Design FIFO, start of the top module:
module FIFO(clk, rst, wr_en, rd_en, buf_in, buf_out, buf_empty, buf_full, fifo_counter);
For scale: ~2,100 cells after synthesis, ~540 flip-flops, roughly 29 I/O pins.
clock: 2.06 ns
lec_check: 0
abc_area: 1
cap_margin: 20
core_margin: 2
core_utilization: 72
cts_cluster_diameter: 359
cts_cluster_size: 15
place_density_lb_addon: 0.05
setup_slack_margin: -0.1
slew_margin: 20
run.sh (not shown) runs the stock make flow with config.mk's settings and CLKGATE_MAP_FILE=.
The first run completed, yet does not pass: setup timing.
Edit:
ABC_AREA = default   (was 1)
CORE_UTILIZATION = 40   (was 72)
CTS_CLUSTER_DIAMETER = default   (was 359)
CTS_CLUSTER_SIZE = default   (was 15)
PLACE_DENSITY_LB_ADDON = default   (was 0.05)
SETUP_SLACK_MARGIN = default   (was -0.1)
clock period = 5.0 ns   (was 2.06 ns; I/O delays follow)
Effect:
- With this change the flow went through all stages and came out clean
- die area came out higher by 66%
- via count went down by about 35%
- wire length shrinks by 15%
- clock-buffer cell count is lower by 11
- critical path depth drops by 9
- synthesized cell count falls by 48%
- setup slack improved by 1.4 ns
- total power decreases by 62%
- global-route usage decreases by 17 points
- register-to-register slack is better by 1.9 ns
Edit:
CORE_UTILIZATION = 41   (was 40)
clock period = 3.71 ns   (was 5.0 ns; I/O delays follow)
=>
- clock skew goes up by 0.014 ns
- non-clock buffer count goes up by 91
- power goes up by well over a third
Edit:
ABC_AREA = 1   (was default)
CORE_UTILIZATION = 72   (was 41)
clock period = 6.49 ns   (was 3.71 ns; I/O delays follow)
Effect:
- The changed run finished clean
- die size shrinks by 38%
- worst hold slack loses 0.042 ns
- final cell count grows by 30%
- utilization grows by 31 points
- routed wire length grows by 18%
- power shrinks by 40%
- worst setup slack gains 2.3 ns
- cell area hardly moves
- clock skew shrinks by 0.014 ns
- sequential power shrinks by 44%
- via count grows by 45%


## job 1637
Starting RTL as in the previous note.
make LEC_CHECK=0 ABC_AREA=1 CAP_MARGIN=20 CELL_PAD_IN_SITES_GLOBAL_PLACEMENT=0 CORE_ASPECT_RATIO=0.98 CORE_MARGIN=2 CORE_UTILIZATION=72 CTS_CLUSTER_DIAMETER=349 CTS_CLUSTER_SIZE=14 GPL_TIMING_DRIVEN=1 MAX_ROUTING_LAYER=met4 PLACE_DENSITY_LB_ADDON=0.08 SETUP_SLACK_MARGIN=0.07 SLEW_MARGIN=25 TNS_END_PERCENT=60 finish   # period 2.07 ns
From the logs: job 1637 reached the end of the flow and failed the layout checks with negative setup slack.
Input-level comparison between job 8153 and job 1637:
# job 1637
export LEC_CHECK = 0
export ABC_AREA = 1
export CAP_MARGIN = 20
export CELL_PAD_IN_SITES_GLOBAL_PLACEMENT = 0
export CORE_ASPECT_RATIO = 0.98
export CORE_MARGIN = 2
export CORE_UTILIZATION = 72
export CTS_CLUSTER_DIAMETER = 349
export CTS_CLUSTER_SIZE = 14
export GPL_TIMING_DRIVEN = 1
export MAX_ROUTING_LAYER = met4
export PLACE_DENSITY_LB_ADDON = 0.08
export SETUP_SLACK_MARGIN = 0.07
export SLEW_MARGIN = 25
export TNS_END_PERCENT = 60
create_clock -name core_clock -period 2.07 [get_ports {clk}]
# job 8153
export LEC_CHECK = 0
export ABC_AREA = 1
export CAP_MARGIN = 20
export CORE_MARGIN = 2
export CORE_UTILIZATION = 68
export SLEW_MARGIN = 20
create_clock -name core_clock -period 2.16 [get_ports {clk}]
Findings:
- [diff] via count, job 8153 relative to job 1637: improvement
- Sort job 8153 and job 1637 by first-iteration DRC count asc -> top: job 8153
- Of the two values seen for worst setup path endpoint, fifo_counter[5]$_DFFE_PP0P_ was produced by job 1637 and buf_empty by job 8153.
- Job 8153: flow complete, layout not clean; failing: negative setup slack
- Against job 1637, clock group total power in job 8153 rose by more than 10%.
- Summary of the comparison: worst-case reg-to-reg path depth is lower in job 8153, relative to job 1637.
- Job 8153 ended up with a lower wire length than job 1637 did.
- Switching share of power, job 8153 and job 1637, lower one = job 8153.
- Standard cell core area ends up higher on job 8153.
- [compare] base=job 1637 new=job 8153: number of post-CTS setup repair buffers went down by 7; layout overhead on the synthesized area went down by 7.4 points; first-pass GRT wire length went down by 0.43%; smallest hold slack went up by 0.032 ns.
Changes in job 1979 relative to job 8153:
# job 8153
export LEC_CHECK = 0
export ABC_AREA = 1
export CAP_MARGIN = 20
export CORE_MARGIN = 2
export CORE_UTILIZATION = 68
export SLEW_MARGIN = 20
create_clock -name core_clock -period 2.16 [get_ports {clk}]
# job 1979
export LEC_CHECK = 0
export ABC_AREA = 1
export CAP_MARGIN = 20
export CORE_ASPECT_RATIO = 1.42
export CORE_MARGIN = 2
export CORE_UTILIZATION = 72
export CTS_CLUSTER_DIAMETER = 171
export CTS_CLUSTER_SIZE = 10
export SLEW_MARGIN = 20
create_clock -name core_clock -period 2.06 [get_ports {clk}]
Findings:
- Going from job 8153 to job 1979, total power grows by 9.6%.
- Going from job 8153 to job 1979, die area fell 1900 sq um; setup slack of the critical path after layout fell 0.098 ns; total setup violations reported at the end of the flow rose 181; fraction of power consumed by combinational cells rose 2.8 points; share of the clock period used by the worst path rose 5.0 points.
- Job 1979 vs job 8153, sequential share of cell area went down by 1.7 points.
- Re combinational gate area: job 1979 is about 6.4% up on job 8153.
- Compared with job 8153, job 1979 shows global-route usage higher by 1.9 points.
- Status job 1979: flow complete, layout not clean - negative setup slack
- In job 1979, worst supply voltage drop on vdd is higher than in job 8153.
- In job 1979 relative to job 8153, final routed wire length divided by cell count had gone up by a few percent.


== run 1 ==
Starting RTL as in the previous note.
Settings: LEC_CHECK=0, ABC_AREA=1, CAP_MARGIN=20, CELL_PAD_IN_SITES_GLOBAL_PLACEMENT=0, CORE_ASPECT_RATIO=0.98, CORE_MARGIN=2, CORE_UTILIZATION=71, CTS_CLUSTER_DIAMETER=339, CTS_CLUSTER_SIZE=25, GPL_TIMING_DRIVEN=1, HOLD_SLACK_MARGIN=0.3, MAX_ROUTING_LAYER=met4, SETUP_SLACK_MARGIN=-0.08, SLEW_MARGIN=25, TNS_END_PERCENT=60; clock period 1.22 ns.
The flow for run 1 finished, though final verification flagged negative setup slack.
Changes in run 2 relative to run 1:
- clearing CTS_CLUSTER_SIZE, which used to be 25
- swapping 25 for 20 in SLEW_MARGIN
- clearing SETUP_SLACK_MARGIN, which used to be -0.08
- clearing TNS_END_PERCENT, which used to be 60
- clearing GPL_TIMING_DRIVEN, which used to be 1
- clearing MAX_ROUTING_LAYER, which used to be met4
- clearing CELL_PAD_IN_SITES_GLOBAL_PLACEMENT, which used to be 0
- clearing CORE_ASPECT_RATIO, which used to be 0.98
- clearing HOLD_SLACK_MARGIN, which used to be 0.3
- swapping 71 for 16 in CORE_UTILIZATION
- clearing CTS_CLUSTER_DIAMETER, which used to be 339
- swapping 1.22 for 2.05 in the clock period (ns, I/O delays scaled along)
- To summarise run 2: no stage aborted, but the layout did not pass its checks, failing on negative setup slack.
- NOTE fmax run 1->run 2 increased by a few percent
- Total power of run 2 is lower than that of run 1.
- Cmp run 2 vs run 1: maximum fanout along the worst path higher in run 2
- Diff run 1 and run 2: initial core utilization lower in run 2
Relative to run 2, the following input files were edited for run 3:
- PLACE_DENSITY_LB_ADDON newly set to 0.06
- CTS_CLUSTER_DIAMETER newly set to 381
- SETUP_SLACK_MARGIN newly set to -0.2
- CORE_UTILIZATION changed from 16 to 72
- the clock period (ns, I/O delays scaled along) changed from 2.05 to 2.08
[summary]
- Layout checks on run 3: not met. Flow itself completed; violations: negative setup slack.
- From run 2 to run 3 the numbers moved as follows: fraction of power consumed by combinational cells shrank by 5.8 points, longest individual stage delay on the worst path shrank by 0.02 ns.
- Average size of a mapped cell came out exactly the same in run 2 and run 3.
- Changes observed in run 3 relative to run 2: first-iteration DRC count higher; critical-path maximum fanout shows a reduction of 2.
- More vias were needed by run 3 than by run 2.
- Going from run 2 to run 3, pre-CTS worst setup slack rose 0.10 ns; total power fell about 10%; utilization rose 63 points; count of plain and timing-repair buffers fell 60.
[inputs] run 4 vs run 3
- a change of ABC_AREA from 1 to 0
- a change of CTS_CLUSTER_DIAMETER from 381 to 363
- a change of SETUP_SLACK_MARGIN from -0.2 to 0.61
- an added CTS_CLUSTER_SIZE of 13
Run 4 completed end to end; final checks failed (negative setup slack). Worst setup slack: run 4 vs run 3 down 0.37 ns. Comparing run 3 and run 4, the lower sequential cell fraction of total power is on run 3. Data arrival time of the critical path (lower): run 3.
What run 5 does differently from run 4 at the input level:
- CTS_CLUSTER_DIAMETER: 363 -> unset
- ABC_AREA: 0 -> unset
- PLACE_DENSITY_LB_ADDON: 0.06 -> unset
- SETUP_SLACK_MARGIN: 0.61 -> unset
- CORE_UTILIZATION: 72 -> 40
- CTS_CLUSTER_SIZE: 13 -> unset
- the clock period (ns, I/O delays scaled along): 2.08 -> 3.12
==> comparison <==
Taking run 5 over run 4, the first-pass GRT wire length ratio works out to 0.940. Run 5: full flow OK, the timing, design-rule and antenna checks passed. Delta (run 5 minus run 4): fraction of power spent switching nets now smaller; critical path depth fell by 5.
Power figures rest on the tool's default switching activity, not on a simulated workload.
